==> design.v <==
module mux2 #(parameter n = 16) (Out, InA, InB, Select);
	input 	[n-1:0]	InA, InB;
	input			Select;
	output 	[n-1:0]	Out;
	assign Out = Select ? InB : InA;
endmodule
module add(Out, InA, InB);
	input 		[4:0] InA, InB;
	output reg	[4:0] Out;
	always @(*) begin
		Out = InA + InB;
	end
endmodule
module SignExtend(Out, In);
	input 	[4:0] 	In;
	output 	[15:0] 	Out;
	assign Out = In[4] ? {11'b11111111111, In}:{11'b00000000000, In};
endmodule
module ALU (Out, Zero, InA, InB, ALU_opcode);
	input signed		[15:0]	InA, InB;
	input				[2:0]	ALU_opcode;
	output reg signed	[15:0]	Out;
	output reg					Zero;
	always @(*) begin
		case (ALU_opcode)
			3'd0:	Out = InA + InB;
			3'd1:	Out = InA - InB;
			3'd2:	Out = InA & InB;
			3'd3:	Out = InA | InB;
			3'd4:	Out = InA ^ InB;
			3'd5:	Out = InA >> InB[2:0];
			3'd6:	Out = InA >>> InB[2:0];
			3'd7:	Out = InA << InB[2:0];
		endcase
		Zero = (Out == 16'd0) ? 1'b1 : 1'b0;
	end
endmodule
module PC(PC, In, RST, CLK);
	input		[4:0] 	In;
	input 				CLK, RST;
	output reg	[4:0] 	PC;
	always @(posedge CLK) begin
		if (RST)
			PC <= 5'd0;
		else
			PC <= In;
	end
endmodule
module RegFile(	ReadData1, 
				ReadData2,
				REG0,
				REG1,
				REG2,
				REG3,
				REG4,
				REG5,
				REG6,
				REG7,
				WriteData, 
				ReadWriteEn, 
				WriteAddress, 
				ReadAddress1, 
				ReadAddress2, 
				RST,
				CLK);
	input 			ReadWriteEn, RST, CLK;	
	input	[2:0] 	WriteAddress, ReadAddress1, ReadAddress2;
	input	[15:0] 	WriteData;
	output 	[15:0] 	ReadData1, ReadData2;
	output	[15:0] 	REG0, REG1, REG2, REG3, REG4, REG5, REG6, REG7;
	reg 	[15:0] array_reg [7:0];
	reg 	[15:0] reg1, reg2;
	integer i;
	always @(posedge CLK) begin
		if (RST) begin
			for (i=0; i<8; i=i+1)
				array_reg[i] <= 16'd0;
		end
		else if(ReadWriteEn) begin
			if (WriteAddress != 3'd0)
				array_reg[WriteAddress] <= WriteData;	
		end
	end
	always @(*) begin 
			reg1 = array_reg[ReadAddress1];
			reg2 = array_reg[ReadAddress2];
	end	
	assign REG0 = array_reg[0];
	assign REG1 = array_reg[1];
	assign REG2 = array_reg[2];
	assign REG3 = array_reg[3];
	assign REG4 = array_reg[4];
	assign REG5 = array_reg[5];
	assign REG6 = array_reg[6];
	assign REG7 = array_reg[7];
	assign ReadData1 = reg1;
	assign ReadData2 = reg2;
endmodule
module DMEM(ReadData, Address, WriteData, WriteEn, RST, CLK);
	input 				CLK, RST, WriteEn;
	input 		[15:0] 	Address, WriteData;
	output 	 	[15:0] 	ReadData;
	reg [15:0] array_reg [15:0];
	integer i;
	always @ (posedge CLK)begin
		if (RST) begin
			for (i=0; i<16; i=i+1)
				array_reg[i] <= 16'd0;
		end
		else if (WriteEn)
			array_reg[Address[3:0]] <= WriteData;
	end
	assign ReadData = array_reg[Address[3:0]];
endmodule
module Control(PCSrc, RegSrc, RegWrEn, ALUSrc, ALUopcode, DmemWrEn, WrSrc, INST, z);
	input				z;
	input		[4:0] 	INST;
	output reg	[2:0] 	ALUopcode;
	output reg 			PCSrc, RegSrc, RegWrEn, ALUSrc, DmemWrEn, WrSrc;
	always @(*) begin
		PCSrc = 1'b0;
		RegSrc = 1'b0;
		RegWrEn = 1'b0;
		ALUSrc = 1'b0;
		DmemWrEn = 1'b0;
		WrSrc = 1'b1;
		ALUopcode = 3'd0;
		if(INST[4] == 1'b0) begin		 
			PCSrc = 1'b0;
			RegSrc = 1'b1;
			RegWrEn = 1'b1;
			ALUSrc = 1'b0; 				
			DmemWrEn = 1'b0;
			WrSrc = 1'b1;
			if(INST[3:0] == 4'b0010) ALUopcode = 3'd0; 	 
			if(INST[3:0] == 4'b0011) ALUopcode = 3'd1;	 
			if(INST[3:0] == 4'b0100) ALUopcode = 3'd2;	 
			if(INST[3:0] == 4'b0101) ALUopcode = 3'd3;	 
			if(INST[3:0] == 4'b0110) ALUopcode = 3'd4;	 
			if(INST[3:0] == 4'b1000) ALUopcode = 3'd5; 	 
			if(INST[3:0] == 4'b1001) ALUopcode = 3'd6;	 
			if(INST[3:0] == 4'b1010) ALUopcode = 3'd7;	 
		end
		else if(INST[4] == 1'd1) begin
			if(INST[3] == 1'b0) begin 			 
				PCSrc = 1'b0;
				RegSrc = 1'b1;
				RegWrEn = 1'b1;
				ALUSrc = 1'b1;
				DmemWrEn = 1'b0;
				WrSrc = 1'b1;
				if(INST[2:0] == 3'b010) ALUopcode = 3'd0; 	 
				if(INST[2:0] == 3'b100) ALUopcode = 3'd2;	 
				if(INST[2:0] == 3'b101) ALUopcode = 3'd3;	 
				if(INST[2:0] == 3'b110) ALUopcode = 3'd4;	 
			end
			else if (INST[3] == 1'b1) begin
				if (INST[3:0] == 4'b1100) begin     
					PCSrc = 1'b0;
					RegSrc = 1'b0;
					RegWrEn = 1'b1;
					ALUSrc = 1'b1;
					DmemWrEn = 1'b0;
					WrSrc = 1'b0;
					ALUopcode = 3'd0; 	 
				end
				else if (INST[3:0] == 4'b1101) begin     
					PCSrc = 1'b0;
					RegSrc = 1'b0;
					RegWrEn = 1'b0;
					ALUSrc = 1'b1;
					DmemWrEn = 1'b1;
					WrSrc = 1'b0;
					ALUopcode = 3'd0; 	 
				end
				else if (INST[3:0] == 4'b1110) begin     
					RegSrc = 1'b0;
					RegWrEn = 1'b0;
					ALUSrc = 1'b0;
					DmemWrEn = 1'b0;
					WrSrc = 1'b1;
					ALUopcode = 3'd1; 	 
					if(z == 1'b1)
						PCSrc = 1'b1;
					else	
						PCSrc = 1'b0;
				end
				else if (INST[3:0] == 4'b1111) begin     
					RegSrc = 1'b0;
					RegWrEn = 1'b0;
					ALUSrc = 1'b0;
					DmemWrEn = 1'b0;
					WrSrc = 1'b1;
					ALUopcode = 3'd1; 	 
					if(z == 1'b1)
						PCSrc = 1'b0;
					else	
						PCSrc = 1'b1;
				end
			end
		end
	end
endmodule
module Datapath (CLK, RST, INSTR, PCSrc, RegSrc, RegWrEn, ALUSrc, ALUopcode, DmemWrEn, WrSrc, INST, Zero, PC,
				REG0, REG1, REG2, REG3, REG4, REG5, REG6, REG7, ALU_result, outDMEM, ALU_A, ALU_B
				);
	input			CLK, RST, PCSrc, RegSrc, RegWrEn, ALUSrc, DmemWrEn, WrSrc;
	input 	[2:0]	ALUopcode;
	input	[15:0]	INSTR;
	output	[5:0]	PC;
	output 	[15:0]	REG0, REG1, REG2, REG3, REG4, REG5, REG6, REG7;
	output	[15:0]	ALU_result, outDMEM;
	output	[4:0]	INST;
	output			Zero;
	output	[15:0]	ALU_A, ALU_B;
	wire	[15:0]	instruction;
	wire 	[4:0]	PCout;
	wire	[4:0]	pc0, pc1, muxPC;
	wire	[2:0]	muxRegFile;
	wire	[15:0]	A, B;
	wire	[15:0]	kq_signExtend, muxALU;
	wire	[15:0]	outALU;
	wire	[15:0]	muxDataWr;
	mux2 #(.n(5)) inst0(.Select(PCSrc), .InA(pc0), .InB(pc1), .Out(muxPC));
	PC inst1(.CLK(CLK), .RST(RST), .In(muxPC), .PC(PCout));
	add inst2(.InA(5'd1), .InB(PCout), .Out(pc0));
	assign instruction = INSTR;	 
	add inst4(.InA(instruction[4:0]), .InB(PCout), .Out(pc1));
	assign PC = PCout << 1;
	assign INST = instruction[15:11];
	mux2 #(.n(3)) inst5(.Select(RegSrc), .InA(instruction[10:8]), .InB(instruction[4:2]), .Out(muxRegFile));
	RegFile inst6 (	.ReadData1(A), 
					.ReadData2(B),
					.REG0(REG0),
					.REG1(REG1),
					.REG2(REG2),
					.REG3(REG3),
					.REG4(REG4),
					.REG5(REG5),
					.REG6(REG6),
					.REG7(REG7),
					.WriteData(muxDataWr), 
					.ReadWriteEn(RegWrEn), 
					.WriteAddress(instruction[10:8]), 
					.ReadAddress1(instruction[7:5]), 
					.ReadAddress2(muxRegFile), 
					.RST(RST),
					.CLK(CLK));
	SignExtend inst7(.In(instruction[4:0]), .Out(kq_signExtend));
	mux2 #(.n(16)) inst8(.Select(ALUSrc), .InA(B), .InB(kq_signExtend), .Out(muxALU));
	ALU inst9(.InA(A), .InB(muxALU), .ALU_opcode(ALUopcode), .Out(outALU), .Zero(Zero));
	DMEM inst10(.ReadData(outDMEM), .Address(outALU), .WriteData(B), .WriteEn(DmemWrEn), .RST(RST), .CLK(CLK));
	mux2 #(.n(16)) inst11(.Select(WrSrc), .InA(outDMEM), .InB(outALU), .Out(muxDataWr));
	assign ALU_result = outALU;
	assign ALU_A = A;
	assign ALU_B = muxALU;
endmodule
module Lab4(CLK, RST, INSTR, PC, REG0, REG1, REG2, REG3, REG4, REG5, REG6, REG7, 
		inst_opcode, ALUopcode, ALU_result, Zero, outDMEM, ALU_A, ALU_B);
	input	CLK, RST;
	input		[15:0]	INSTR;
	output 		[5:0]	PC;
	output 		[15:0]	REG0, REG1, REG2, REG3, REG4, REG5, REG6, REG7;
	output 		[4:0]	inst_opcode;
	output 		[2:0]	ALUopcode;
	output 		[15:0]	ALU_result, outDMEM, ALU_A, ALU_B;
	output				Zero;
	wire 				PCSrc, RegSrc, RegWrEn, ALUSrc, DmemWrEn, WrSrc;
	Control c(.PCSrc(PCSrc), .RegSrc(RegSrc), 
			.RegWrEn(RegWrEn), .ALUSrc(ALUSrc), 
			.ALUopcode(ALUopcode), 
			.DmemWrEn(DmemWrEn), .WrSrc(WrSrc), 
			.INST(inst_opcode), .z(Zero));
	Datapath d(	.CLK(CLK), .RST(RST), .INSTR(INSTR), .PCSrc(PCSrc), .RegSrc(RegSrc), 
				.RegWrEn(RegWrEn), .ALUSrc(ALUSrc), 
				.ALUopcode(ALUopcode), .DmemWrEn(DmemWrEn), 
				.WrSrc(WrSrc), .INST(inst_opcode), .Zero(Zero), .PC(PC),
				.REG0(REG0), .REG1(REG1), .REG2(REG2), .REG3(REG3), 
				.REG4(REG4), .REG5(REG5), .REG6(REG6), .REG7(REG7), .ALU_result(ALU_result),
				.outDMEM(outDMEM), .ALU_A(ALU_A), .ALU_B(ALU_B)
				);
endmodule
==> run.sh <==
#!/bin/bash
# the make line also repeats each setting of config.mk as NAME=value (left out here)
make -C /OpenROAD-flow-scripts/flow DESIGN_CONFIG=/design/flow/config.mk WORK_HOME=/design/flow/orfs CLKGATE_MAP_FILE= finish
==> config.mk <==
export PLATFORM = sky130hd
export DESIGN_NAME = Lab4
export DESIGN_NICKNAME = Lab4
export VERILOG_FILES = /design/flow/design.v
export SDC_FILE = /design/flow/constraint.sdc
export NUM_CORES = 4
export LEC_CHECK = 0
export ABC_AREA = 1
export CAP_MARGIN = 20
export CELL_PAD_IN_SITES_DETAIL_PLACEMENT = 2
export CELL_PAD_IN_SITES_GLOBAL_PLACEMENT = 1
export CORE_MARGIN = 2
export CORE_UTILIZATION = 23
export HOLD_SLACK_MARGIN = 0.25
export MIN_ROUTING_LAYER = met2
export PLACE_DENSITY = 0.68
export SLEW_MARGIN = 35
==> constraint.sdc <==
create_clock -name core_clock -period 12.0 [get_ports {CLK}]
set_input_delay 2.4000 -clock core_clock [delete_from_list [all_inputs] [get_ports {CLK}]]
set_output_delay 2.4000 -clock core_clock [all_outputs]
set_load 0.01 [all_outputs]
==> flow_summary.toml, run 1 <==
# physical design summary
[power]
swShare_pct = 43.2
pg_seq_w = 0.00162
ir_worst_vdd_v = 0.0000985
power_switching_w = 0.00217
p_leak_nw = 11.4
p_seq_share_pct = 32.2
p_int_w = 0.00286
power_density_mw_per_mm2 = 182
pg_comb_w = 0.00205
clock_net_power_w = 0.00136
combPwrFrac_pct = 40.7
clkPwrFrac_pct = 27.1
power.group.top = "combinational cells"

[logic_synthesis]
ys_chip_area_sq_mm = 0.0225
syn_area_sq_mm = 0.0225
synth-edff-count = 384
ys_sh_simple_pct = 31.5
top_cells_by_area = "edfxtp_1, nand2_1, nor2_1, nand3_1, inv_1"
seq_area_frac_synth_pct = 51.6
aoi_share_pct = 5.86
synthXorXnorAreaFrac_pct = 0.777
syn_area_per_cell_sq_um = 8.16
yosys.area.top_type = "edfxtp_1"
synth_warnings = 6
ys.flop_type = "edfxtp_1"
synthTopCellsByCount = "nand2_1, nor2_1, edfxtp_1"
synth_cell_types = 50
async_reset_ff_share_pct = 0
synth.top_cell.area_share_pct = 51.2
synth_cells = 2762
numSynthFlops = 389
yosys-stat-cells = 2762
mux_share_pct = 0
yosysMostFrequentCell = "nand2_1"
synthTopLogicFamily = "simple AND/OR/NAND/NOR gates"
adder_share_pct = 3.12

[global_route]
grtUsageMet3_pct = 43.4
use_met1_pct = 0
antenna_found_initial = 0
grt_max_degree = 70
grt.overflow.total = 0
busiest_layer = "met3"
grtUsageMet2_pct = 39.9
grt_pass1_vias = 33511
grt_pass1_wl_mm = 164
grt_use_total_pct = 34.0

[die]
fp_util_pct = 23.3
die_y_um = 317
die_area_sq_mm = 0.100
io_pins = 225
core_sq_mm = 0.0969
dieWidth_um = 317
row_count = 114

[critical_path]
arrival_ns = 9.13
crit_buf_inv = 8
cpPeakStageDelay_ns = 0.59
cp-startpoint = "INSTR[14]"
path_delay_family = "simple AND/OR/NAND/NOR gates"
critical_path_required_ns = 9.60
end_kind = "primary output"
path_class = "primary input to primary output"
worstRegToRegCells = 47
slowest_stage = "clkdlybuf4s50_1"
crit_fanout = 59
cp.depth = 35
cp-endpoint = "Zero"
reg2reg_to = "d.inst1.PC[4]"
reg2reg_from = "d.inst6.array_reg[4][0]"
critPathLaunchType = "primary input"
r2r_setup_slack_ns = 4.21

[clock_tree]
clockBufferDepth = 3
cts_tree = "yes"
numCtsBuffers = 45
numClockSinks = 389
clock_latency_ns = 0.63
htree_levels = 2
cts_root_buffer = "clkbuf_16"
clk_pin_slew_worst_paths_ns = 0.07

[placement]
portBuffers = 223
place_area_sq_mm = 0.0262
place_congestion = 0.999
hpwl_mm = 82.3

[sta]
layout_min_cycle_time_ns = 11.53
finalClockSkew_ns = 0.0269
fmax_ghz = 0.0867
drv_slew = 0
hold_violations = 0
tns_ns = 0
finalSetupViolCount = 0
rsz0062_at_grt = "yes"
finalClockPeriodUsage_pct = 96.1
slew_headroom_pct = 32.8
worst_slew_pin_slew_ns = 1.01
hold_slack_ns = 0.698

[routing]
vias = 29195
dr.pass1.iters = 11
drt_iter0_markers = 6438
antenna_left = 0
drc = 0
wire_per_inst_um = 27.3
avgViaCountPerCell = 6.85
drt_wl_total_mm = 116

[min_path]
holdPathStages = 3
hp-class = "register to register"
min_to = "d.inst1.PC[1]"
hp-start = "d.inst1.PC[1]"

[flow_run]
openroad.warnings = 45
drv_cap = 0

[final_layout]
area_growth_syn_to_layout_pct = 22.8
num-nets-final = 3033
design_area_sq_mm = 0.0277

[run_status]
status = "timing/DRC/antenna clean"
## timing repair
| item | CTS | global route |
|---|---|---|
| setup endpoints to repair | 0 | 4 |
| gates resized | 0 | 5 |
| hold buffers | 0 | 0 |
| buffers inserted | 0 | 1 |
| endpoints found under the hold margin | 0 | 0 |
## metrics by stage
step	cells	util [%]	total power (W)	setup WS (ns)
after global routing	4261	28.6	0.00515	-0.0420
after floorplan	2778	-	0.00256	3.01
after CTS	4260	28.5	0.00485	0.429
after global placement	4188	27.1	0.00349	0.555
final	4264	28.6	0.00503	0.466
after detailed placement	4188	27.1	0.00353	0.470
## metal layers
| metal | wire [um] | share of wire (%) |
|---|---|---|
| met1 | 0 | 0 |
| met2 | 54900 | 47 |
| met3 | 47100 | 41 |
| met4 | 11400 | 9.8 |
| met5 | 2880 | 2.5 |
## layout make-up
class                           count  area, sq um
Fill cell                       11032        69200
Sequential cell                   389        11600
Multi-Input combinational cell   2009         9430
Timing Repair Buffer              288         2800
Tap cell                         1276         1600
Clock buffer                       53         1160
Inverter                          227          853
Clock inverter                     19          201
Antenna cell                        3         7.51
==> inputs of run 2 (changes only) <==
- ABC_AREA: 1 -> not set
- CELL_PAD_IN_SITES_DETAIL_PLACEMENT: 2 -> not set
- CELL_PAD_IN_SITES_GLOBAL_PLACEMENT: 1 -> not set
- CORE_UTILIZATION: 23 -> 55
- CTS_CLUSTER_SIZE: not set -> 53
- HOLD_SLACK_MARGIN: 0.25 -> not set
- MIN_ROUTING_LAYER: met2 -> not set
- PLACE_DENSITY: 0.68 -> 0.6
- SLEW_MARGIN: 35 -> 20
- clock period: 12.0 -> 9.72 ns (I/O delays scaled with it)
==> run 2 against run 1 <==
  * Hold slack worse by 0.096 ns
  * Sequential share of layout area fell by 0.55 points
  * First-iteration DRC count fell by 59%
  * Worst setup slack worse by 0.28 ns
  * Combinational power up about 30%
  * Clock skew up 0.0051 ns
  * Clock-buffer cell count is 2 lower
  * Die area down 56%
  * Non-clock buffer count is 95 higher
  * Global-route usage rose by 4.8 points
  * Sequential power up 23%
  * Critical endpoint unchanged
  * Largest cell class unchanged
  * Highest routed layer is now met4
==> flow_summary.toml, run 2 <==
# physical design summary
[run_status]
status = "timing/DRC/antenna clean"

[final_layout]
num-nets-final = 2525
design_area_sq_mm = 0.0280
seq_area_sq_mm = 0.0116
comb_area_sq_mm = 0.0107
final-instance-count-excl-fill = 3023
fillCellCount = 3185
area_growth_syn_to_layout_pct = 20.9

[global_route]
grt_max_degree = 49
grt_use_total_pct = 38.8
antenna_found_initial = 0
grt_pass1_vias = 18806
grt.overflow.total = 0
grt_pass1_wl_mm = 125

[routing]
routed.top_layer = "met4"
route.met3.wl_mm = 9.68
antenna_left = 0
met2RoutedLength_mm = 39.0
n_antenna_cell = 0
dr.pass1.iters = 6
drt_wl_total_mm = 85.7
wl_met1_mm = 32.6
avgViaCountPerCell = 6.59
wire_per_inst_um = 28.4
vias = 19934
drc = 0
drt_iter0_markers = 2627

[critical_path]
reg2reg_from = "d.inst6.array_reg[3][0]"
crit_buf_inv = 5
cp.depth = 24
crit_chain = "clkdlybuf4s50_1 -> buf_4 -> and3_1 -> or2_4 -> buf_4 -> nor2_1 -> a221o_1 -> and3_1 -> a311oi_2 -> nor2_1 -> xnor2_1 -> ha_1 -> a21oi_1 -> nor2b_1 -> nand2_1 -> o21ai_0 -> nor2_1 -> xor2_1 -> o32a_1 -> nor4_2 -> nand3_1 -> a2111oi_2 -> buf_4 -> clkdlybuf4s50_1"
critical_path_required_ns = 7.78
worstRegToRegCells = 33
slowest_stage = "clkdlybuf4s50_1"
path_delay_family = "simple AND/OR/NAND/NOR gates"
crit_fanout = 8
r2r_setup_slack_ns = 2.86
end_kind = "primary output"
reg2reg_to = "d.inst1.PC[4]"
path_class = "primary input to primary output"
arrival_ns = 7.59
cp-startpoint = "INSTR[10]"
critPathLaunchType = "primary input"
cp-endpoint = "Zero"
cpPeakStageDelay_ns = 0.60

[die]
die_y_um = 209
fp_util_pct = 55.5
io_pins = 225
dieWidth_um = 209
row_count = 75
die_area_sq_mm = 0.0438
core_sq_mm = 0.0418

[logic_synthesis]
synth-edff-count = 384
yosys-stat-cells = 2180
synth_cells = 2180
syn_area_per_cell_sq_um = 10.6
synth.top_cell.area_share_pct = 49.7
ys.flop_type = "edfxtp_1"
synth_cell_types = 97
aoi_share_pct = 12.2
numSynthFlops = 389
async_reset_ff_share_pct = 0
ys_chip_area_sq_mm = 0.0232
seq_area_frac_synth_pct = 50.2
yosysMostFrequentCell = "nor2_1"
ys_sh_simple_pct = 16.4
top_cells_by_area = "edfxtp_1, nor2_1, mux2i_1, mux4_2, ha_1"
yosys.area.top_type = "edfxtp_1"
adder_share_pct = 3.03
synthTopCellsByCount = "nor2_1, edfxtp_1, nand2_1"
synthXorXnorAreaFrac_pct = 1.17
syn_area_sq_mm = 0.0232
synth_warnings = 6
mux_share_pct = 12.3
synthTopLogicFamily = "simple AND/OR/NAND/NOR gates"

[placement]
post-place-ws_ns = -0.145
portBuffers = 223
place_congestion = 1.01
place_area_sq_mm = 0.0266
place_inst = 2945
hpwl_mm = 62.0

[power]
clock_net_power_w = 0.00159
pg_comb_w = 0.00267
clkPwrFrac_pct = 25.4
power.group.top = "combinational cells"
p_int_w = 0.00386
power_switching_w = 0.00238
pg_seq_w = 0.00199
swShare_pct = 38.2
combPwrFrac_pct = 42.7
power_density_mw_per_mm2 = 223
p_seq_share_pct = 31.8
p_leak_nw = 10.9
ir_worst_vdd_v = 0.000194

[min_path]
min_to = "d.inst1.PC[0]"
holdPathStages = 2
hp-class = "register to register"
hp-start = "d.inst1.PC[0]"

[sta]
worst_slew_pin_slew_ns = 1.19
finalSetupViolCount = 0
layout_min_cycle_time_ns = 9.54
rsz0062_at_grt = "yes"
slew_headroom_pct = 20.4
hold_violations = 0
finalClockSkew_ns = 0.0320
fin_ws_ns = 0.182
fmax_ghz = 0.105
drv_slew = 0
finalClockPeriodUsage_pct = 98.1

[clock_tree]
cts_root_buffer = "clkbuf_16"
numCtsBuffers = 42
clock_latency_ns = 0.59
cts_tree = "yes"
clk_pin_slew_worst_paths_ns = 0.05
numClockSinks = 389
htree_levels = 2
clockBufferDepth = 3

[flow_run]
drv_cap = 0
openroad.warnings = 47
[run 2: routing by layer]
layer	track usage, %	vias up
li1	-	8545
met1	53.3	9727
met2	60.9	1414
met3	6.90	248
met4	17.3	0
met5	0	-
[run 2: final cells by class]
class                      instances  share of cell area, %
clock buffer                      51                   3.87
clock inverter                    25                  0.906
inverter                          53                  0.745
multi-input combinational       1583                   38.0
sequential                       389                   41.5
tap                              539                   2.41
timing repair buffer             383                   12.6
[run 2: metrics by stage]
step	utilization [%]	hold WS [ns]	power, W	setup TNS (ns)
2_1_floorplan	-	0.629	0.00338	0
3_3_place_gp	63.7	0.585	0.00457	-0.00870
3_5_place_dp	63.7	0.595	0.00458	-0.145
4_1_cts	66.9	0.608	0.00615	0
5_1_grt	67.1	0.672	0.00641	-0.0506
6_report	67.1	0.602	0.00624	0
[run 2: what timing repair did]
action                                 CTS  global route
pin swaps                                0             2
endpoints found under the hold margin    0             0
hold buffers                             0             0
resized                                  5            20
buffers inserted                         0             2
setup endpoints to repair                2            14
==> inputs of run 3 (changes only) <==
- CORE_UTILIZATION: 55 -> 68
- CTS_CLUSTER_DIAMETER: not set -> 103
- CTS_CLUSTER_SIZE: 53 -> 24
- PLACE_DENSITY: 0.6 -> 0.67
- SETUP_SLACK_MARGIN: not set -> -0.43
- TNS_END_PERCENT: not set -> 5
- clock period: 9.72 -> 6.47 ns (I/O delays scaled with it)
==> run 3 against run 2 <==
  * The layout now fails its checks (negative setup slack)
  * Area after synthesis unchanged
  * Sequential cell count unchanged
  * Sequential power increased by about 50%
  * Utilization grew 24 points
  * Largest cell class unchanged
  * Largest power group unchanged
  * Cell area increased by 8.7%
  * Wire length rose by 13%
  * Register-to-register slack got worse by 3.1 ns
==> flow_summary.toml, run 3 <==
# physical design summary
[logic_synthesis]
syn_area_per_cell_sq_um = 10.6
mux_share_pct = 12.3
yosysMostFrequentCell = "nor2_1"
top_cells_by_area = "edfxtp_1, nor2_1, mux2i_1, mux4_2, ha_1"
yosys-stat-cells = 2180
ys_sh_simple_pct = 16.4
ys_chip_area_sq_mm = 0.0232
synth_warnings = 6
synth_cells = 2180
adder_share_pct = 3.03
synth_cell_types = 97
syn_area_sq_mm = 0.0232
synthXorXnorAreaFrac_pct = 1.17
yosys.area.top_type = "edfxtp_1"
synth-edff-count = 384
synthTopCellsByCount = "nor2_1, edfxtp_1, nand2_1"
seq_area_frac_synth_pct = 50.2
aoi_share_pct = 12.2
ys.flop_type = "edfxtp_1"
async_reset_ff_share_pct = 0
synthTopLogicFamily = "simple AND/OR/NAND/NOR gates"
numSynthFlops = 389
synth.top_cell.area_share_pct = 49.7

[critical_path]
reg2reg_to = "d.inst1.PC[4]"
path_class = "primary input to primary output"
arrival_ns = 6.31
critical_path_required_ns = 5.18
end_kind = "primary output"
critPathLaunchType = "primary input"
cp.depth = 23
r2r_setup_slack_ns = -0.24
worstRegToRegCells = 34
reg2reg_from = "d.inst6.array_reg[7][0]"
crit_chain = "clkdlybuf4s15_2 -> and4b_1 -> a31oi_4 -> buf_6 -> a211oi_1 -> or4_4 -> a31o_4 -> a21oi_2 -> xnor2_1 -> ha_1 -> a21o_1 -> a21oi_1 -> nand2_1 -> a31oi_2 -> buf_4 -> xor2_1 -> o22ai_1 -> a21oi_1 -> o211ai_1 -> nor3_1 -> nand3_1 -> a2111oi_4 -> buf_2"
crit_fanout = 5
cpPeakStageDelay_ns = 0.58
cpMostUsedCell = "a21oi_1"
crit_buf_inv = 4
path_delay_family = "AND-OR/OR-AND gates"
slowest_stage = "or4_4"
cp-endpoint = "Zero"
cp-startpoint = "INSTR[10]"

[placement]
place_congestion = 1.19
place_inst = 3168
portBuffers = 223
hpwl_mm = 64.2
post-place-ws_ns = -2.21

[power]
clkPwrFrac_pct = 14.4
power_density_mw_per_mm2 = 317
clock_net_power_w = 0.00139
pg_comb_w = 0.00528
pg_seq_w = 0.00298
power_switching_w = 0.00395
ir_worst_vdd_v = 0.000356
p_leak_nw = 12.4
swShare_pct = 41.0
power.group.top = "combinational cells"
combPwrFrac_pct = 54.7
p_int_w = 0.00569
p_seq_share_pct = 30.9

[sta]
finalClockSkew_ns = 0.0212
hold_slack_ns = 0.655
rsz0062_at_grt = "yes"
slew_headroom_pct = 14.3
drv_slew = 0
layout_min_cycle_time_ns = 7.60
hold_violations = 0
worst_slew_pin_slew_ns = 1.29
finalSetupViolCount = 37
fmax_ghz = 0.132
fin_ws_ns = -1.13
finalClockPeriodUsage_pct = 118

[die]
dieWidth_um = 189
row_count = 67
core_sq_mm = 0.0335
fp_util_pct = 69.1
die_area_sq_mm = 0.0356
die_y_um = 189
io_pins = 225

[clock_tree]
clock_latency_ns = 0.57
cts_root_buffer = "clkbuf_16"
numCtsBuffers = 20
numClockSinks = 389
clk_pin_slew_worst_paths_ns = 0.10
cts_hold_buf = 0
cts_tree = "yes"
htree_levels = 1
clockBufferDepth = 3

[routing]
wire_per_inst_um = 30.1
wl_met1_mm = 28.9
met2RoutedLength_mm = 40.4
antenna_left = 0
dr.pass1.iters = 16
routed.top_layer = "met5"
route.met3.wl_mm = 17.9
drc = 0
vias = 23461
drt_wl_total_mm = 96.9
drt_iter0_markers = 5189
avgViaCountPerCell = 7.30

[global_route]
grt.overflow.total = 0
grt_pass1_wl_mm = 138
grt_use_total_pct = 52.1
grt_pass1_vias = 22907
antenna_found_initial = 2
grt_max_degree = 37

[min_path]
hp-start = "d.inst1.PC[0]"
hp-class = "register to register"
holdPathStages = 2
min_to = "d.inst1.PC[0]"

[flow_run]
drv_cap = 0
openroad.warnings = 49

[run_status]
status = "complete, but fails checks"
violations = "negative setup slack"

[final_layout]
fillCellCount = 1367
final-instance-count-excl-fill = 3215
final_util_pct = 90.8
num-nets-final = 2838
area_growth_syn_to_layout_pct = 31.4
-- run 3: layout make-up --
cell class | instances | area (sq um) | area share (%)
diodes | 1 | 2.50 | 0.00821
clock buffers | 20 | 500 | 1.64
clock inverters | 3 | 41.3 | 0.136
inverters | 53 | 209 | 0.686
multi-input cells | 1583 | 11200 | 36.7
flip-flops and latches | 389 | 11600 | 38.2
well taps | 448 | 561 | 1.84
repair buffers | 718 | 6330 | 20.8
-- run 3: what timing repair did --
action / 4_1_cts / 5_1_grt
pin swaps: 42 / 33
setup endpoints to repair: 37 / 34
buffers inserted: 18 / 7
resized: 172 / 78
gates cloned: 2 / 0
-- run 3: per-stage QoR --
step / cell area, sq um / power, W / setup TNS [ns]
3_3_place_gp: 29100 / 0.00739 / -86.23
6_report: 30500 / 0.00965 / -24.86
4_1_cts: 30100 / 0.00907 / -16.73
3_5_place_dp: 29100 / 0.00752 / -110.73
2_1_floorplan: 23300 / 0.00510 / -18.88
5_1_grt: 30500 / 0.00973 / -28.44
-- run 3: layer usage --
layer / vias up / GRT usage (%)
met5: - / 1.10
met1: 10748 / 63.8
met4: 8 / 34.7
met3: 917 / 19.4
li1: 9123 / -
met2: 2665 / 77.3
==> inputs of run 4 (changes only) <==
- CORE_UTILIZATION: 68 -> 58
- CTS_CLUSTER_DIAMETER: 103 -> not set
- CTS_CLUSTER_SIZE: 24 -> 53
- PLACE_DENSITY: 0.67 -> 0.6
- SETUP_SLACK_MARGIN: -0.43 -> -0.59
- SLEW_MARGIN: 20 -> 25
- TNS_END_PERCENT: 5 -> not set
- clock period: 6.47 -> 9.72 ns (I/O delays scaled with it)
==> run 4 against run 3 <==
  * Global-route usage down 12 points
  * Utilization down 20 points
  * Worst setup slack better by 0.74 ns
  * Register-to-register slack better by 3.2 ns
  * The layout still fails its checks (negative setup slack)
  * Critical path depth down 5
  * Area after synthesis unchanged
  * Die area up 17%
  * Combinational power down 49%
  * Critical endpoint is now outDMEM[7]
  * Critical path type unchanged
==> flow_summary.toml, run 4 <==
# physical design summary
[power]
power.group.top = "combinational cells"
swShare_pct = 37.3
p_seq_share_pct = 31.5
p_int_w = 0.00395
p_leak_nw = 11.0
power_density_mw_per_mm2 = 224
pg_seq_w = 0.00198
ir_worst_vdd_v = 0.000216
clock_net_power_w = 0.00165
pg_comb_w = 0.00267
power_switching_w = 0.00235
clkPwrFrac_pct = 26.2
combPwrFrac_pct = 42.4

[run_status]
status = "complete, but fails checks"
violations = "negative setup slack"

[critical_path]
path_class = "primary input to primary output"
critPathLaunchType = "primary input"
r2r_setup_slack_ns = 2.92
arrival_ns = 8.17
cpMostUsedCell = "buf_4"
path_delay_family = "buffers and inverters"
worstRegToRegCells = 32
cpPeakStageDelay_ns = 0.83
end_kind = "primary output"
crit_buf_inv = 6
slowest_stage = "nor2_1"
critical_path_required_ns = 7.78
reg2reg_to = "d.inst1.PC[4]"
cp.depth = 18
crit_chain = "clkdlybuf4s50_1 -> buf_4 -> buf_4 -> mux2i_1 -> nor2_1 -> o32ai_1 -> or2_2 -> buf_4 -> o21ai_1 -> o41ai_1 -> buf_4 -> a211o_1 -> nand2_2 -> nor2_1 -> a22oi_1 -> and3_1 -> or2_2 -> clkdlybuf4s50_1"
reg2reg_from = "d.inst6.array_reg[2][4]"
crit_fanout = 19
cp-startpoint = "INSTR[8]"
cp-endpoint = "outDMEM[7]"

[sta]
finalSetupViolCount = 16
drv_slew = 0
hold_slack_ns = 0.636
hold_violations = 0
finalClockPeriodUsage_pct = 104
worst_slew_pin_slew_ns = 1.08
layout_min_cycle_time_ns = 10.12
fin_ws_ns = -0.395
fmax_ghz = 0.0989
tns_ns = -3.29
finalClockSkew_ns = 0.0205
slew_headroom_pct = 27.9

[routing]
avgViaCountPerCell = 6.65
vias = 20123
n_antenna_cell = 0
drc = 0
drt_iter0_markers = 2824
antenna_left = 0
dr.pass1.iters = 5
drt_wl_total_mm = 84.3
wire_per_inst_um = 27.9

[final_layout]
fillCellCount = 2826
final_util_pct = 71.1
area_growth_syn_to_layout_pct = 21.3
num-nets-final = 2540

[logic_synthesis]
synth_warnings = 6
yosysMostFrequentCell = "nor2_1"
synthXorXnorAreaFrac_pct = 1.17
mux_share_pct = 12.3
async_reset_ff_share_pct = 0
seq_area_frac_synth_pct = 50.2
synth.top_cell.area_share_pct = 49.7
syn_area_per_cell_sq_um = 10.6
yosys-stat-cells = 2180
ys_sh_simple_pct = 16.4
syn_area_sq_mm = 0.0232
aoi_share_pct = 12.2
adder_share_pct = 3.03
ys.flop_type = "edfxtp_1"
synth_cell_types = 97
synth_cells = 2180
numSynthFlops = 389
synth-edff-count = 384
top_cells_by_area = "edfxtp_1, nor2_1, mux2i_1, mux4_2, ha_1"
ys_chip_area_sq_mm = 0.0232
yosys.area.top_type = "edfxtp_1"
synthTopLogicFamily = "simple AND/OR/NAND/NOR gates"
synthTopCellsByCount = "nor2_1, edfxtp_1, nand2_1"

[min_path]
hp-class = "register to register"
min_to = "d.inst1.PC[0]"
holdPathStages = 2
hp-start = "d.inst1.PC[0]"

[die]
io_pins = 225
fp_util_pct = 58.6
die_y_um = 204
die_area_sq_mm = 0.0416
row_count = 73
core_sq_mm = 0.0395
dieWidth_um = 204

[clock_tree]
cts_setup_buffers = 0
clockBufferDepth = 3
cts_root_buffer = "clkbuf_16"
clock_latency_ns = 0.57
post_cts_resize_count = 0
cts_tree = "yes"
cts_hold_buf = 0
htree_levels = 2
clk_pin_slew_worst_paths_ns = 0.07
numCtsBuffers = 41
numClockSinks = 389

[flow_run]
openroad.warnings = 46
drv_cap = 0

[placement]
place_congestion = 0.987
portBuffers = 223
post-place-ws_ns = -0.147
hpwl_mm = 60.6

[global_route]
grt_use_total_pct = 40.2
grt_pass1_wl_mm = 123
antenna_found_initial = 0
grt_pass1_vias = 18884
grt_max_degree = 49
grt.overflow.total = 0
[run 4: layout make-up]
class	count	area, sq um	area share (%)
Sequential cell	389	11600	41.4
Multi-Input combinational cell	1583	10600	37.7
Timing Repair Buffer	399	3640	13.0
Clock buffer	47	1070	3.80
Tap cell	525	657	2.34
Clock inverter	28	323	1.15
Inverter	53	209	0.743
[run 4: through the flow]
step,power [W],instance area (sq um),cells
2_1_floorplan,0.00338,23200,2196
3_3_place_gp,0.00457,26700,2948
3_5_place_dp,0.00459,26700,2948
4_1_cts,0.00621,28100,3023
5_1_grt,0.00646,28100,3024
6_report,0.00630,28100,3024
[run 4: routing by layer]
layer	vias to the layer above	global-route usage, %	share of wire (%)
met5	-	0	0
met4	0	22.7	6.5
met3	294	9.14	13
met2	1579	60.9	44
met1	9681	53.7	37
li1	8569	-	-
==> inputs of run 5 (changes only) <==
- CORE_ASPECT_RATIO: not set -> 0.9
- CORE_MARGIN: 2 -> 8
- CORE_UTILIZATION: 58 -> 16
- CTS_CLUSTER_SIZE: 53 -> 37
- PLACE_DENSITY: 0.6 -> not set
- PLACE_DENSITY_LB_ADDON: not set -> 0.14
- SETUP_SLACK_MARGIN: -0.59 -> not set
- SLEW_MARGIN: 25 -> 20
- clock period: 9.72 -> 10.6 ns (I/O delays scaled with it)
==> run 5 against run 4 <==
  * The run now finishes clean
  * Non-clock buffer count unchanged
  * Via count is 4.2% lower
  * Sequential share of layout area down 2.9 points
  * Die area rose to 3.8 times the previous value
  * Register-to-register slack better by 0.65 ns
  * Clock-buffer cell count grew 16
  * Cell area up 7.7%
  * Largest cell class unchanged
  * Highest routed layer unchanged
==> flow_summary.toml, run 5 <==
# physical design summary
[run_status]
status = "timing/DRC/antenna clean"

[sta]
finalClockPeriodUsage_pct = 97.3
fin_ws_ns = 0.283
layout_min_cycle_time_ns = 10.32
worst_slew_pin_slew_ns = 1.09
finalClockSkew_ns = 0.0530
drv_slew = 0
slew_headroom_pct = 27.0
hold_violations = 0
tns_ns = 0
fmax_ghz = 0.0969
finalSetupViolCount = 0

[logic_synthesis]
syn_area_per_cell_sq_um = 10.6
yosysMostFrequentCell = "nor2_1"
ys_chip_area_sq_mm = 0.0232
ys.flop_type = "edfxtp_1"
synth-edff-count = 384
mux_share_pct = 12.3
synthTopCellsByCount = "nor2_1, edfxtp_1, nand2_1"
synth_cell_types = 97
synth_warnings = 6
synth.top_cell.area_share_pct = 49.7
aoi_share_pct = 12.2
async_reset_ff_share_pct = 0
syn_area_sq_mm = 0.0232
seq_area_frac_synth_pct = 50.2
yosys-stat-cells = 2180
yosys.area.top_type = "edfxtp_1"
ys_sh_simple_pct = 16.4
synthTopLogicFamily = "simple AND/OR/NAND/NOR gates"
adder_share_pct = 3.03
synth_cells = 2180
synthXorXnorAreaFrac_pct = 1.17
top_cells_by_area = "edfxtp_1, nor2_1, mux2i_1, mux4_2, ha_1"
numSynthFlops = 389

[global_route]
grt_pass1_wl_mm = 167
grt_use_total_pct = 14.9
grt_max_degree = 44
grt_pass1_vias = 19427
antenna_found_initial = 2
grt.overflow.total = 0

[clock_tree]
numCtsBuffers = 51
clk_pin_slew_worst_paths_ns = 0.05
numClockSinks = 389
clockBufferDepth = 3
htree_levels = 2
clock_latency_ns = 0.64
cts_tree = "yes"
cts_hold_buf = 0
cts_root_buffer = "clkbuf_16"

[min_path]
min_to = "d.inst1.PC[0]"
holdPathStages = 2
hp-start = "d.inst1.PC[0]"
hp-class = "register to register"

[routing]
dr.pass1.iters = 5
drt_wl_total_mm = 121
avgViaCountPerCell = 4.32
wire_per_inst_um = 27.2
antenna_left = 0
drt_iter0_markers = 1671
drc = 0
vias = 19283

[final_layout]
seq_area_sq_mm = 0.0116
area_growth_syn_to_layout_pct = 30.6
num-nets-final = 2550
fillCellCount = 15660
comb_area_sq_mm = 0.0107

[power]
power_switching_w = 0.00253
pg_seq_w = 0.00183
clkPwrFrac_pct = 28.5
power.group.top = "combinational cells"
p_int_w = 0.00377
p_leak_nw = 11.2
p_seq_share_pct = 29.0
clock_net_power_w = 0.00179
swShare_pct = 40.2
ir_worst_vdd_v = 0.000109
combPwrFrac_pct = 42.6
pg_comb_w = 0.00268
power_density_mw_per_mm2 = 208

[placement]
hpwl_mm = 89.6
place_congestion = 0.889
portBuffers = 223
post-place-ws_ns = -0.0551

[die]
row_count = 132
dieWidth_um = 417
io_pins = 225
core_sq_mm = 0.144
die_y_um = 377
fp_util_pct = 16.1
die_area_sq_mm = 0.157

[critical_path]
cp-endpoint = "Zero"
reg2reg_from = "d.inst6.array_reg[7][0]"
cpMostUsedCell = "buf_4"
crit_fanout = 8
path_delay_family = "buffers and inverters"
worstRegToRegCells = 33
cpPeakStageDelay_ns = 0.56
critPathLaunchType = "primary input"
slowest_stage = "clkdlybuf4s50_1"
r2r_setup_slack_ns = 3.57
path_class = "primary input to primary output"
reg2reg_to = "d.inst1.PC[4]"
critical_path_required_ns = 8.48
cp.depth = 24
crit_buf_inv = 7
crit_chain = "clkdlybuf4s50_1 -> and2_1 -> buf_4 -> a21oi_4 -> buf_4 -> o32ai_1 -> or2_2 -> o21a_1 -> inv_1 -> xnor2_1 -> ha_1 -> a21o_1 -> o31a_1 -> o21ai_0 -> nand2b_1 -> a21oi_2 -> xor2_2 -> a32o_1 -> inv_1 -> nor4_1 -> nand3_1 -> a2111oi_1 -> buf_4 -> clkdlybuf4s50_1"
end_kind = "primary output"
cp-startpoint = "INSTR[14]"
arrival_ns = 8.20

[flow_run]
openroad.warnings = 44
drv_cap = 0
-- run 5: through the flow --
step	hold WS [ns]	instances	util [%]	area [sq um]	total power, W
floorplan	0.629	2196	-	23200	0.00310
global placement	0.606	4366	19.8	28500	0.00458
detailed placement	0.620	4367	19.8	28500	0.00458
CTS	0.622	4458	21.0	30200	0.00640
global route	0.681	4458	21.0	30300	0.00657
finish	0.612	4459	21.0	30300	0.00630
-- run 5: layer usage --
layer	vias up	share of wire, %	wire length (um)	global-route usage (%)
met3	101	4.1	5020	1.76
met5	-	0	0	0
met4	0	1.9	2270	3.07
li1	8574	-	-	-
met2	557	48	58300	25.3
met1	10051	46	55800	20.2
-- run 5: what timing repair did --
item | 4_1_cts | 5_1_grt
hold endpoints to repair | 0 | 0
setup endpoints to repair | 1 | 3
setup buffers | 0 | 0
gates resized | 1 | 23
-- run 5: final cells by class --
class	instances	area share [%]
tap	1943	8.03
inverter	53	0.690
antenna	1	0.00827
multi-input combinational	1583	35.3
clock inverter	28	1.12
sequential	389	38.4
timing repair buffer	399	12.0
clock buffer	63	4.43
==> inputs of run 6 (changes only) <==
- ABC_AREA: not set -> 1
- CORE_ASPECT_RATIO: 0.9 -> 0.7
- CORE_MARGIN: 8 -> 2
- CORE_UTILIZATION: 16 -> 72
- CTS_CLUSTER_DIAMETER: not set -> 372
- CTS_CLUSTER_SIZE: 37 -> 98
- PLACE_DENSITY: not set -> 0.38
- PLACE_DENSITY_LB_ADDON: 0.14 -> not set
- SETUP_SLACK_MARGIN: not set -> 0.35
- TNS_END_PERCENT: not set -> 10
- clock period: 10.6 -> 5.37 ns (I/O delays scaled with it)
==> run 6 against run 5 <==
  * The run now fails in 4_1_cts
  * Die area shrank 79%
  * Synthesized cell count grew 27%
  * Area after synthesis shrank 2.8%
==> flow_summary.toml, run 6 <==
# generated from flow reports
[logic_synthesis]
aoi_share_pct = 5.86
syn_area_sq_mm = 0.0225
ys_chip_area_sq_mm = 0.0225
synth_warnings = 6
synth-edff-count = 384
ys_sh_simple_pct = 31.5
adder_share_pct = 3.12
synthXorXnorAreaFrac_pct = 0.777
ys.flop_type = "edfxtp_1"
yosys-stat-cells = 2762
mux_share_pct = 0
async_reset_ff_share_pct = 0
numSynthFlops = 389
yosysMostFrequentCell = "nand2_1"
top_cells_by_area = "edfxtp_1, nand2_1, nor2_1, nand3_1, inv_1"
syn_area_per_cell_sq_um = 8.16
synth.top_cell.area_share_pct = 51.2
synth_cells = 2762
synthTopLogicFamily = "simple AND/OR/NAND/NOR gates"
seq_area_frac_synth_pct = 51.6
synth_cell_types = 50
yosys.area.top_type = "edfxtp_1"
synthTopCellsByCount = "nand2_1, nor2_1, edfxtp_1"

[placement]
hpwl_mm = 70.8
place_area_sq_mm = 0.0286
portBuffers = 223
place_congestion = 1.18

[run_status]
status = "did not finish"
haltStage = "4_1_cts"
error = "[ERROR DPL-0033] detailed placement checks failed during check placement."

[die]
core_sq_mm = 0.0310
die_area_sq_mm = 0.0328
fp_util_pct = 72.7
row_count = 54
die_y_um = 152
dieWidth_um = 215
io_pins = 225
==> run 6: through the flow <==
| step | power [W] | instances | worst slack (ns) | utilization, % |
|---|---|---|---|---|
| 2_1_floorplan | 0.00577 | 2778 | -1.10 | - |
| 3_3_place_gp | 0.00813 | 3733 | -1.75 | 92.4 |
| 3_5_place_dp | 0.00838 | 3733 | -2.35 | 92.4 |
==> inputs of run 7 (changes only) <==
- ABC_AREA: 1 -> not set
- CORE_ASPECT_RATIO: 0.7 -> not set
- CORE_UTILIZATION: 72 -> 61
- CTS_CLUSTER_DIAMETER: 372 -> not set
- CTS_CLUSTER_SIZE: 98 -> 41
- PLACE_DENSITY: 0.38 -> 0.78
- SETUP_SLACK_MARGIN: 0.35 -> -0.35
- TNS_END_PERCENT: 10 -> 40
- clock period: 5.37 -> 6.47 ns (I/O delays scaled with it)
==> run 7 against run 6 <==
  * Area after synthesis rose by 2.9%
  * The run fails in 5_1_grt
  * Die area rose by 21%
  * Synthesized cell count fell by 21%
==> flow_summary.toml, run 7 <==
# generated from flow reports
[logic_synthesis]
syn_area_per_cell_sq_um = 10.6
top_cells_by_area = "edfxtp_1, nor2_1, mux2i_1, mux4_2, ha_1"
synthTopLogicFamily = "simple AND/OR/NAND/NOR gates"
aoi_share_pct = 12.2
ys.flop_type = "edfxtp_1"
numSynthFlops = 389
async_reset_ff_share_pct = 0
syn_area_sq_mm = 0.0232
synth_cells = 2180
synthTopCellsByCount = "nor2_1, edfxtp_1, nand2_1"
synth-edff-count = 384
ys_sh_simple_pct = 16.4
yosysMostFrequentCell = "nor2_1"
yosys-stat-cells = 2180
ys_chip_area_sq_mm = 0.0232
seq_area_frac_synth_pct = 50.2
mux_share_pct = 12.3
adder_share_pct = 3.03
synth.top_cell.area_share_pct = 49.7
synth_cell_types = 97
yosys.area.top_type = "edfxtp_1"
synth_warnings = 6
synthXorXnorAreaFrac_pct = 1.17

[placement]
hpwl_mm = 70.2
place_congestion = 1.05
portBuffers = 223
post-place-ws_ns = -1.97
place_inst = 3276

[clock_tree]
clockBufferDepth = 3
numCtsBuffers = 40
htree_levels = 2
numClockSinks = 389
cts_root_buffer = "clkbuf_16"
cts_hold_buf = 0

[die]
io_pins = 225
die_y_um = 199
fp_util_pct = 61.7
dieWidth_um = 199
core_sq_mm = 0.0376
row_count = 71
die_area_sq_mm = 0.0396

[run_status]
haltStage = "5_1_grt"
status = "did not finish"
[run 7: through the flow]
step	hold WS, ns	area [sq um]
after floorplan	0.629	23400
after global placement	0.587	29500
after detailed placement	0.595	29500
after CTS	0.696	32100
[run 7: what timing repair did]
item / 4_1_cts
pin swaps: 95
buffers inserted: 65
setup endpoints to repair: 97
gates cloned: 1
resized: 342
==> inputs of run 8 (changes only) <==
- ABC_AREA: not set -> 1
- CAP_MARGIN: 20 -> 15
- CORE_UTILIZATION: 61 -> 72
- CTS_CLUSTER_DIAMETER: not set -> 372
- CTS_CLUSTER_SIZE: 41 -> 98
- PLACE_DENSITY: 0.78 -> 0.38
- SETUP_SLACK_MARGIN: -0.35 -> not set
- TNS_END_PERCENT: 40 -> 10
- clock period: 6.47 -> 5.37 ns (I/O delays scaled with it)
==> run 8 against run 7 <==
  * Area after synthesis decreased by 2.8%
  * Synthesized cell count increased by 27%
  * The run fails in 4_1_cts
  * Die area decreased by 17%
==> flow_summary.toml, run 8 <==
# generated from flow reports
[logic_synthesis]
aoi_share_pct = 5.86
synth_cells = 2762
synthTopCellsByCount = "nand2_1, nor2_1, edfxtp_1"
synth_warnings = 6
async_reset_ff_share_pct = 0
ys_sh_simple_pct = 31.5
syn_area_per_cell_sq_um = 8.16
synth.top_cell.area_share_pct = 51.2
mux_share_pct = 0
synth_cell_types = 50
top_cells_by_area = "edfxtp_1, nand2_1, nor2_1, nand3_1, inv_1"
ys_chip_area_sq_mm = 0.0225
synth-edff-count = 384
yosysMostFrequentCell = "nand2_1"
ys.flop_type = "edfxtp_1"
syn_area_sq_mm = 0.0225
adder_share_pct = 3.12
synthXorXnorAreaFrac_pct = 0.777
yosys.area.top_type = "edfxtp_1"
yosys-stat-cells = 2762
synthTopLogicFamily = "simple AND/OR/NAND/NOR gates"
seq_area_frac_synth_pct = 51.6
numSynthFlops = 389

[die]
row_count = 64
dieWidth_um = 181
core_sq_mm = 0.0307
fp_util_pct = 73.5
io_pins = 225
die_y_um = 181
die_area_sq_mm = 0.0327

[run_status]
error = "[ERROR DPL-0038] Utilization greater than 100%, impossible to legalize"
haltStage = "4_1_cts"
status = "did not finish"

[placement]
place_congestion = 1.16
portBuffers = 223
hpwl_mm = 71.7
[run 8: stage by stage]
step / std cells / area, sq um / setup WS, ns
after detailed placement: 3736 / 28700 / -2.18
after floorplan: 2778 / 22700 / -1.11
after global placement: 3736 / 28700 / -1.67
==> inputs of run 9 (changes only) <==
- ABC_AREA: 1 -> not set
- CAP_MARGIN: 15 -> 20
- CORE_UTILIZATION: 72 -> 57
- CTS_CLUSTER_DIAMETER: 372 -> not set
- CTS_CLUSTER_SIZE: 98 -> not set
- PLACE_DENSITY: 0.38 -> not set
- SETUP_SLACK_MARGIN: not set -> -0.35
- TNS_END_PERCENT: 10 -> 40
- clock period: 5.37 -> 6.47 ns (I/O delays scaled with it)
==> run 9 against run 8 <==
  * The layout now fails its checks (negative setup slack)
  * Die area rose by 29%
  * Area after synthesis rose by 2.9%
  * Synthesized cell count is 21% lower
==> flow_summary.toml, run 9 <==
# physical design summary
[run_status]
status = "complete, but fails checks"
violations = "negative setup slack"

[logic_synthesis]
synth-edff-count = 384
numSynthFlops = 389
synth.top_cell.area_share_pct = 49.7
yosys-stat-cells = 2180
seq_area_frac_synth_pct = 50.2
ys_chip_area_sq_mm = 0.0232
yosys.area.top_type = "edfxtp_1"
synth_cells = 2180
top_cells_by_area = "edfxtp_1, nor2_1, mux2i_1, mux4_2, ha_1"
ys_sh_simple_pct = 16.4
synthXorXnorAreaFrac_pct = 1.17
synth_cell_types = 97
yosysMostFrequentCell = "nor2_1"
ys.flop_type = "edfxtp_1"
aoi_share_pct = 12.2
synth_warnings = 6
syn_area_per_cell_sq_um = 10.6
syn_area_sq_mm = 0.0232
adder_share_pct = 3.03
mux_share_pct = 12.3
synthTopCellsByCount = "nor2_1, edfxtp_1, nand2_1"
synthTopLogicFamily = "simple AND/OR/NAND/NOR gates"
async_reset_ff_share_pct = 0

[die]
fp_util_pct = 58.1
io_pins = 225
core_sq_mm = 0.0399
dieWidth_um = 206
die_y_um = 206
die_area_sq_mm = 0.0423
row_count = 73

[power]
finalPower_w = 0.0113
pg_seq_w = 0.00299
power.group.top = "combinational cells"
pg_comb_w = 0.00577
power_switching_w = 0.00433
clkPwrFrac_pct = 22.4
swShare_pct = 38.4
p_seq_share_pct = 26.5
p_leak_nw = 13.5
power_density_mw_per_mm2 = 343
clock_net_power_w = 0.00253
p_int_w = 0.00695
ir_worst_vdd_v = 0.000326
combPwrFrac_pct = 51.1

[flow_run]
drv_cap = 0
openroad.warnings = 50

[sta]
hold_violations = 0
rsz0062_at_grt = "yes"
worst_slew_pin_slew_ns = 1.16
slew_headroom_pct = 22.7
finalSetupViolCount = 33
fmax_ghz = 0.139
layout_min_cycle_time_ns = 7.20
finalClockPeriodUsage_pct = 111
drv_slew = 0
fin_ws_ns = -0.734
tns_ns = -15.24
finalClockSkew_ns = 0.0229

[clock_tree]
cts_root_buffer = "clkbuf_16"
cts_tree = "yes"
cts_hold_buf = 0
clockBufferDepth = 3
numClockSinks = 389
numCtsBuffers = 42
clock_latency_ns = 0.60
clk_pin_slew_worst_paths_ns = 0.06
htree_levels = 2

[routing]
avgViaCountPerCell = 6.73
drt_iter0_markers = 3873
wire_per_inst_um = 29.3
n_antenna_cell = 0
antenna_left = 0
drt_wl_total_mm = 101
dr.pass1.iters = 8
vias = 23145
drc = 0

[critical_path]
critPathLaunchType = "primary input"
cp-startpoint = "INSTR[14]"
path_delay_family = "simple AND/OR/NAND/NOR gates"
critical_path_required_ns = 5.18
slowest_stage = "ha_1"
cpPeakStageDelay_ns = 0.32
worstRegToRegCells = 33
reg2reg_to = "d.inst1.PC[4]"
r2r_setup_slack_ns = -0.03
cp.depth = 25
path_class = "primary input to primary output"
arrival_ns = 5.91
cp-endpoint = "outDMEM[10]"
crit_fanout = 8
crit_buf_inv = 9
end_kind = "primary output"
reg2reg_from = "d.inst6.array_reg[7][0]"

[placement]
portBuffers = 223
place_congestion = 1.02
hpwl_mm = 66.6
place_inst = 3271
place_area_sq_mm = 0.0296

[min_path]
holdPathStages = 2
hp-start = "d.inst1.PC[0]"
min_to = "d.inst1.PC[0]"
hp-class = "register to register"

[final_layout]
area_growth_syn_to_layout_pct = 42.1
num-nets-final = 2953
design_area_sq_mm = 0.0329
final_util_pct = 82.5
final-instance-count-excl-fill = 3439

[global_route]
grt.overflow.total = 0
grt_pass1_vias = 22309
antenna_found_initial = 0
grt_max_degree = 35
grt_pass1_wl_mm = 141
grt_use_total_pct = 45.6
-- run 9: timing repair --
item / 4_1_cts / 5_1_grt
endpoints found under the setup margin: 37 / 32
buffers inserted: 74 / 39
pin swaps: 101 / 103
resized: 263 / 133
hold endpoints to repair: 0 / 0
cloned: 4 / 1
-- run 9: per-stage QoR --
| step | hold slack, ns | setup slack, ns |
|---|---|---|
| 2_1_floorplan | 0.629 | -0.946 |
| 3_3_place_gp | 0.568 | -1.98 |
| 3_5_place_dp | 0.598 | -1.98 |
| 4_1_cts | 0.642 | -0.528 |
| 5_1_grt | 0.677 | -0.813 |
| 6_report | 0.631 | -0.734 |
-- run 9: final cells by class --
cell class | instances | area [sq um]
Tap cell | 525 | 657
Multi-Input combinational cell | 1583 | 11700
Timing Repair Buffer | 811 | 7320
Clock inverter | 30 | 329
Fill cell | 2146 | 6970
Sequential cell | 389 | 11600
Clock buffer | 48 | 1090
Inverter | 53 | 233
-- run 9: layer usage --
metal	routed length [um]	GRT usage, %
met2	46000	72.8
met4	8630	29.6
met1	32500	56.1
met3	13700	10.2
met5	0	0
==> inputs of run 10 (changes only) <==
- ABC_AREA: not set -> 0
- CORE_UTILIZATION: 57 -> 72
- CTS_CLUSTER_SIZE: not set -> 42
- GPL_ROUTABILITY_DRIVEN: not set -> 1
- MAX_ROUTING_LAYER: not set -> met5
- MIN_ROUTING_LAYER: not set -> met1
- PLACE_DENSITY_LB_ADDON: not set -> 0.28
- SETUP_SLACK_MARGIN: -0.35 -> not set
- TNS_END_PERCENT: 40 -> 20
- clock period: 6.47 -> 7.69 ns (I/O delays scaled with it)
==> run 10 against run 9 <==
  * The flow now stops in 4_1_cts
  * Synthesized cell count unchanged
  * Die area down 20%
  * Area after synthesis unchanged
==> flow_summary.toml, run 10 <==
# generated from flow reports
[run_status]
status = "did not finish"
haltStage = "4_1_cts"
error = "[ERROR DPL-0033] detailed placement checks failed during check placement."

[placement]
place_area_sq_mm = 0.0284
hpwl_mm = 66.6
portBuffers = 223
post-place-ws_ns = -1.14
place_congestion = 1.25

[logic_synthesis]
yosys.area.top_type = "edfxtp_1"
numSynthFlops = 389
seq_area_frac_synth_pct = 50.2
synthXorXnorAreaFrac_pct = 1.17
syn_area_per_cell_sq_um = 10.6
yosysMostFrequentCell = "nor2_1"
synth_cells = 2180
aoi_share_pct = 12.2
synth_cell_types = 97
ys.flop_type = "edfxtp_1"
synth_warnings = 6
ys_sh_simple_pct = 16.4
syn_area_sq_mm = 0.0232
adder_share_pct = 3.03
synth-edff-count = 384
synthTopLogicFamily = "simple AND/OR/NAND/NOR gates"
synth.top_cell.area_share_pct = 49.7
mux_share_pct = 12.3
synthTopCellsByCount = "nor2_1, edfxtp_1, nand2_1"
top_cells_by_area = "edfxtp_1, nor2_1, mux2i_1, mux4_2, ha_1"
ys_chip_area_sq_mm = 0.0232
yosys-stat-cells = 2180
async_reset_ff_share_pct = 0

[die]
die_area_sq_mm = 0.0336
core_sq_mm = 0.0316
row_count = 65
fp_util_pct = 73.3
die_y_um = 183
io_pins = 225
dieWidth_um = 183
[run 10: metrics by stage]
stage               total power [W]  std cells
floorplan                   0.00434       2196
global placement            0.00612       3039
detailed placement          0.00630       3039
==> inputs of run 11 (changes only) <==
- ABC_AREA: 0 -> not set
- CORE_UTILIZATION: 72 -> 68
- CTS_CLUSTER_DIAMETER: not set -> 103
- CTS_CLUSTER_SIZE: 42 -> 28
- GPL_ROUTABILITY_DRIVEN: 1 -> not set
- MAX_ROUTING_LAYER: met5 -> not set
- MIN_ROUTING_LAYER: met1 -> not set
- PLACE_DENSITY: not set -> 0.95
- PLACE_DENSITY_LB_ADDON: 0.28 -> not set
- SETUP_SLACK_MARGIN: not set -> -0.43
- TNS_END_PERCENT: 20 -> 5
- clock period: 7.69 -> 6.47 ns (I/O delays scaled with it)
==> run 11 against run 10 <==
  * The run fails in 5_1_grt
  * Die area up 5.8%
  * Area after synthesis unchanged
  * Synthesized cell count unchanged
==> flow_summary.toml, run 11 <==
# generated from flow reports
[logic_synthesis]
ys_chip_area_sq_mm = 0.0232
synthTopLogicFamily = "simple AND/OR/NAND/NOR gates"
yosys-stat-cells = 2180
ys_sh_simple_pct = 16.4
top_cells_by_area = "edfxtp_1, nor2_1, mux2i_1, mux4_2, ha_1"
synth_cell_types = 97
synth-edff-count = 384
numSynthFlops = 389
synth.top_cell.area_share_pct = 49.7
syn_area_per_cell_sq_um = 10.6
synthXorXnorAreaFrac_pct = 1.17
adder_share_pct = 3.03
yosysMostFrequentCell = "nor2_1"
synth_warnings = 6
ys.flop_type = "edfxtp_1"
mux_share_pct = 12.3
async_reset_ff_share_pct = 0
yosys.area.top_type = "edfxtp_1"
seq_area_frac_synth_pct = 50.2
synth_cells = 2180
aoi_share_pct = 12.2
syn_area_sq_mm = 0.0232
synthTopCellsByCount = "nor2_1, edfxtp_1, nand2_1"

[placement]
portBuffers = 223
post-place-ws_ns = -2.25
place_area_sq_mm = 0.0292
hpwl_mm = 73.5
place_congestion = 1.29
place_inst = 3167

[run_status]
status = "did not finish"
haltStage = "5_1_grt"
error = "[ERROR GRT-0116] Global routing finished with congestion. Check the congestion regions in the DRC Viewer."

[clock_tree]
htree_levels = 1
cts_hold_buf = 0
clockBufferDepth = 3
cts_root_buffer = "clkbuf_16"
numClockSinks = 389
numCtsBuffers = 18

[die]
io_pins = 225
die_y_um = 189
fp_util_pct = 69.1
dieWidth_um = 189
die_area_sq_mm = 0.0356
row_count = 67
core_sq_mm = 0.0335

[global_route]
grt_use_total_pct = 89.6
grt.overflow.total = 936
-- run 11: timing repair --
action	in CTS
setup endpoints to repair	90
pin swaps	68
resized	291
hold endpoints to repair	0
buffers inserted	36
-- run 11: stage by stage --
stage	power (W)	setup TNS [ns]
2_1_floorplan	0.00510	-18.88
3_5_place_dp	0.00769	-169.83
4_1_cts	0.00954	-20.79
3_3_place_gp	0.00737	-94.12
-- run 11: per-layer routing --
metal	overflow	GRT usage, %
met5	4	60.9
met4	310	90.3
met3	41	79.3
met2	548	102
met1	33	88.0
==> inputs of run 12 (changes only) <==
- CORE_UTILIZATION: 68 -> 32
- CTS_CLUSTER_DIAMETER: 103 -> not set
- CTS_CLUSTER_SIZE: 28 -> not set
- PLACE_DENSITY: 0.95 -> 0.6
- SETUP_SLACK_MARGIN: -0.43 -> not set
- TNS_END_PERCENT: 5 -> not set
- clock period: 6.47 -> 11.7 ns (I/O delays scaled with it)
==> run 12 against run 11 <==
  * Now clean on timing, DRC and antenna
  * Synthesized cell count did not move
  * Die area rose by 110%
  * Area after synthesis did not move
==> flow_summary.toml, run 12 <==
# physical design summary
[die]
die_area_sq_mm = 0.0746
row_count = 98
io_pins = 225
fp_util_pct = 32.4
die_y_um = 273
core_sq_mm = 0.0716
dieWidth_um = 273

[flow_run]
drv_cap = 0
openroad.warnings = 44

[critical_path]
path_class = "primary input to primary output"
crit_chain = "clkdlybuf4s50_1 -> buf_4 -> a21bo_2 -> and2_2 -> mux4_2 -> a21oi_2 -> o21ai_1 -> nor3_1 -> nor2_1 -> a21oi_1 -> nand2_1 -> xnor2_1 -> ha_1 -> nor2b_1 -> nand2_1 -> o21ai_0 -> nor2_1 -> xor2_1 -> o32a_1 -> nor4_1 -> nand3_1 -> a2111oi_1 -> buf_4 -> clkdlybuf4s50_1"
reg2reg_from = "d.inst6.array_reg[0][5]"
arrival_ns = 8.92
worstRegToRegCells = 34
slowest_stage = "clkdlybuf4s50_1"
end_kind = "primary output"
cp-startpoint = "INSTR[15]"
cpPeakStageDelay_ns = 0.61
crit_fanout = 11
critical_path_required_ns = 9.36
path_delay_family = "AND-OR/OR-AND gates"
r2r_setup_slack_ns = 4.33
critPathLaunchType = "primary input"
reg2reg_to = "d.inst1.PC[4]"
crit_buf_inv = 4
cp.depth = 24
cp-endpoint = "Zero"

[routing]
vias = 19493
avgViaCountPerCell = 5.78
n_antenna_cell = 0
dr.pass1.iters = 5
wire_per_inst_um = 27.2
antenna_left = 0
drt_wl_total_mm = 91.8
drc = 0
drt_iter0_markers = 2369

[logic_synthesis]
synthXorXnorAreaFrac_pct = 1.17
synthTopCellsByCount = "nor2_1, edfxtp_1, nand2_1"
yosysMostFrequentCell = "nor2_1"
adder_share_pct = 3.03
syn_area_per_cell_sq_um = 10.6
top_cells_by_area = "edfxtp_1, nor2_1, mux2i_1, mux4_2, ha_1"
ys_chip_area_sq_mm = 0.0232
synthTopLogicFamily = "simple AND/OR/NAND/NOR gates"
seq_area_frac_synth_pct = 50.2
synth_cells = 2180
synth-edff-count = 384
synth.top_cell.area_share_pct = 49.7
synth_warnings = 6
syn_area_sq_mm = 0.0232
numSynthFlops = 389
async_reset_ff_share_pct = 0
yosys.area.top_type = "edfxtp_1"
aoi_share_pct = 12.2
mux_share_pct = 12.3
ys_sh_simple_pct = 16.4
ys.flop_type = "edfxtp_1"
synth_cell_types = 97
yosys-stat-cells = 2180

[final_layout]
seq_area_sq_mm = 0.0116
final_util_pct = 39.2
design_area_sq_mm = 0.0280
fillCellCount = 6978
num-nets-final = 2464
area_growth_syn_to_layout_pct = 21.0
comb_area_sq_mm = 0.0106
final-instance-count-excl-fill = 3374

[placement]
place_congestion = 0.974
portBuffers = 223
place_area_sq_mm = 0.0266
hpwl_mm = 65.6
place_inst = 3296

[min_path]
hp-class = "register to register"
holdPathStages = 2
min_to = "d.inst1.PC[0]"
hp-start = "d.inst1.PC[0]"

[power]
pg_seq_w = 0.00165
swShare_pct = 39.0
ir_worst_vdd_v = 0.000164
finalPower_w = 0.00516
p_seq_share_pct = 31.9
power_switching_w = 0.00201
clock_net_power_w = 0.00140
combPwrFrac_pct = 41.0
clkPwrFrac_pct = 27.0
power_density_mw_per_mm2 = 184
power.group.top = "combinational cells"
pg_comb_w = 0.00212
p_int_w = 0.00315
p_leak_nw = 10.6

[run_status]
status = "timing/DRC/antenna clean"

[clock_tree]
numCtsBuffers = 43
clk_pin_slew_worst_paths_ns = 0.07
clockBufferDepth = 3
clock_latency_ns = 0.61
cts_root_buffer = "clkbuf_16"
cts_setup_buffers = 0
cts_tree = "yes"
numClockSinks = 389
htree_levels = 2

[sta]
rsz0062_at_grt = "no"
hold_slack_ns = 0.627
fmax_ghz = 0.0888
hold_violations = 0
finalClockPeriodUsage_pct = 96.2
finalSetupViolCount = 0
layout_min_cycle_time_ns = 11.26
worst_slew_pin_slew_ns = 1.25
finalClockSkew_ns = 0.0371
drv_slew = 0
slew_headroom_pct = 14.6

[global_route]
grt_pass1_vias = 18967
grt_pass1_wl_mm = 133
grt.overflow.total = 0
grt_use_total_pct = 24.1
antenna_found_initial = 0
grt_max_degree = 61
==> run 12: layout make-up <==
| class | count | area share (%) |
|---|---|---|
| flip-flops and latches | 389 | 41.5 |
| multi-input cells | 1583 | 37.9 |
| repair buffers | 321 | 10.6 |
| inverters | 53 | 0.745 |
| clock buffers | 46 | 3.88 |
| clock inverters | 32 | 1.20 |
| well taps | 950 | 4.24 |
==> run 12: timing repair <==
item / CTS / global route
hold buffers: 0 / 0
setup endpoints to repair: 1 / 2
gates resized: 1 / 12
==> run 12: stage by stage <==
step           setup slack, ns  TNS, ns
2_1_floorplan             2.04        0
3_3_place_gp            -0.123   -0.123
3_5_place_dp           -0.0918  -0.0918
4_1_cts                  0.108        0
5_1_grt                 0.0701        0
6_report                 0.442        0
==> run 12: layer usage <==
metal | vias up | wire, um | track usage, %
met2 | 1174 | 42400 | 39.0
li1 | 8427 | - | -
met4 | 0 | 4070 | 9.94
met1 | 9706 | 36200 | 31.4
met3 | 186 | 9070 | 4.70
met5 | - | 0 | 0
Power and IR drop assume default switching activity.
